Design DMAC, start of the top module:
module DMAC #(
    parameter AXI_ID_WD   = 2,
    parameter AXI_DATA_WD = 32,
    parameter AXI_ADDR_WD = 32,
    parameter AXI_STRB_WD = 4
)(
    input                      AXI_ACLK,
    input                      AXI_ARESETN,    
    input                      cmd_valid,
    input  [AXI_ADDR_WD-1 : 0] cmd_addr,
    input  [AXI_ID_WD-1   : 0] cmd_id,
    input  [1 : 0]             cmd_burst,
    input  [2 : 0]             cmd_size,
    input  [AXI_ADDR_WD-1 : 0] cmd_len,
    output                     cmd_ready,
    output                     cmd_abort,
    output [AXI_ADDR_WD-1 : 0] AXI_AWADDR,
    output [AXI_ID_WD-1   : 0] AXI_AWID,
    output [1 : 0]             AXI_AWBURST,
    output [2 : 0]             AXI_AWSIZE,
    output [7 : 0]             AXI_AWLEN,
    output                     AXI_AWVALID,
    input                      AXI_AWREADY,
    output [AXI_DATA_WD-1 : 0] AXI_WDATA,
    output [AXI_STRB_WD-1 : 0] AXI_WSTRB,
    output                     AXI_WLAST,
    output                     AXI_WVALID,
    input                      AXI_WREADY,
    input  [AXI_ID_WD-1   : 0] AXI_BID,
    input  [1 : 0]             AXI_BRESP,
    input                      AXI_BVALID,
    output                     AXI_BREADY,
    output [AXI_ADDR_WD-1 : 0] AXI_ARADDR,
    output [AXI_ID_WD-1   : 0] AXI_ARID,
    output [1 : 0]             AXI_ARBURST,
    output [2 : 0]             AXI_ARSIZE,
    output [7 : 0]             AXI_ARLEN,
    output                     AXI_ARVALID,
    input                      AXI_ARREADY,
    input  [AXI_DATA_WD-1 : 0] AXI_RDATA,
    input                      AXI_RLAST,
    input  [AXI_ID_WD-1   : 0] AXI_RID,
    input  [1 : 0]             AXI_RRESP,
    input                      AXI_RVALID,
    output                     AXI_RREADY
);
clock: 3.34 ns
lec_check: 0
abc_area: 0
cap_margin: 0
core_margin: 2
core_utilization: 72
cts_cluster_diameter: 43
cts_cluster_size: 58
max_routing_layer: met5
min_routing_layer: met1
place_density_lb_addon: 0.25
setup_slack_margin: 0.51
slew_margin: 20
tns_end_percent: 80
run.sh (not shown) runs the stock make flow with config.mk's settings and CLKGATE_MAP_FILE=.
The baseline died in global routing (5_1_grt) with GRT-0232.
Edit:
ABC_AREA = default   (was 0)
CAP_MARGIN = 20   (was 0)
CORE_UTILIZATION = 65   (was 72)
CTS_CLUSTER_DIAMETER = default   (was 43)
CTS_CLUSTER_SIZE = default   (was 58)
MAX_ROUTING_LAYER = default   (was met5)
MIN_ROUTING_LAYER = default   (was met1)
PLACE_DENSITY_LB_ADDON = default   (was 0.25)
SETUP_SLACK_MARGIN = default   (was 0.51)
TNS_END_PERCENT = default   (was 80)
clock period = 3.47 ns   (was 3.34 ns; I/O delays follow)
What happened: The new run completed, yet does not pass: negative setup slack; area after synthesis stays the same; synthesized cell count does not change; die size went up by about 10%.
Edit:
CORE_UTILIZATION = 40   (was 65)
clock period = 4.73 ns   (was 3.47 ns; I/O delays follow)
The changed run finished clean.
Total power went down by a quarter to a third.
Final cell count went up by a few percent.
Design area went down by a few percent.
Utilization went down by 33 points.
Die size went up by well over a third.
Fmax went down by about a fifth.
Synthesized cell count is unchanged.
Clock skew is about the same.
Hold slack stays flat.
Edit:
CORE_UTILIZATION = 70   (was 40)
CTS_CLUSTER_SIZE = 37   (was default)
clock period = 3.35 ns   (was 4.73 ns; I/O delays follow)
The new run finished but fails on negative setup slack.
Utilization rose by 42 points.
Sequential share of layout area fell by 1.3 points.
Synthesized cell count does not change.
Edit:
CTS_CLUSTER_DIAMETER = 202   (was default)
SETUP_SLACK_MARGIN = 0.95   (was default)
=> The new run did not get past global routing (5_1_grt), error DPL-0038. Synthesized area does not change. Die size stays the same. Synthesized cell count is unchanged.

Starting RTL as in the previous note.
Settings: LEC_CHECK=0, ABC_AREA=1, CAP_MARGIN=20, CELL_PAD_IN_SITES_DETAIL_PLACEMENT=0, CELL_PAD_IN_SITES_GLOBAL_PLACEMENT=1, CORE_MARGIN=2, CORE_UTILIZATION=32, MAX_ROUTING_LAYER=met4, MIN_ROUTING_LAYER=met2, PLACE_DENSITY_LB_ADDON=0.19, SLEW_MARGIN=5; clock period 6.79 ns.
The first run went through all stages and came out clean.
Change:
Settings changed: CELL_PAD_IN_SITES_DETAIL_PLACEMENT 0 to unset, CELL_PAD_IN_SITES_GLOBAL_PLACEMENT 1 to 2, CORE_UTILIZATION 32 to 40, MAX_ROUTING_LAYER met4 to unset, PLACE_DENSITY_LB_ADDON 0.19 to unset, SLEW_MARGIN 5 to 20.
Clock period 6.79 ns to 6.4 ns, I/O delays scaled along.
Effect: Global-route usage went up by 5.3 points. Sequential share of layout area went up by 0.48 points. Via count stays flat. Clock skew is about the same. Utilization went up by 9.4 points. Non-clock buffer count went down by 4.
Change:
Settings changed: ABC_AREA 1 to unset, MIN_ROUTING_LAYER met2 to unset.
Clock period 6.4 ns to 6.64 ns, I/O delays scaled along.
What happened: Cell count goes down by a quarter to a third; die area shrinks by roughly a tenth; routed wire length is lower by a quarter to a third; core utilization went up by 0.57 points; worst setup slack got worse by 0.42 ns.
Change:
Settings changed: CELL_PAD_IN_SITES_GLOBAL_PLACEMENT 2 to unset, CORE_UTILIZATION 40 to 68, CTS_CLUSTER_SIZE set to 37.
Clock period 6.64 ns to 2.63 ns, I/O delays scaled along.
Outcome:
- This time the run died in global routing, error DPL-0038
- synthesized area does not change
- die size falls by 41%
- synthesized cell count is unchanged
Change:
Settings changed: CORE_UTILIZATION 68 to 40, CTS_CLUSTER_SIZE 37 to unset.
Clock period 2.63 ns to 3.97 ns, I/O delays scaled along.
Result:
- The new run finished clean
- area after synthesis does not change
- synthesized cell count does not change
- die area came out higher by 68%
Power is estimated from default activity; no workload was simulated.
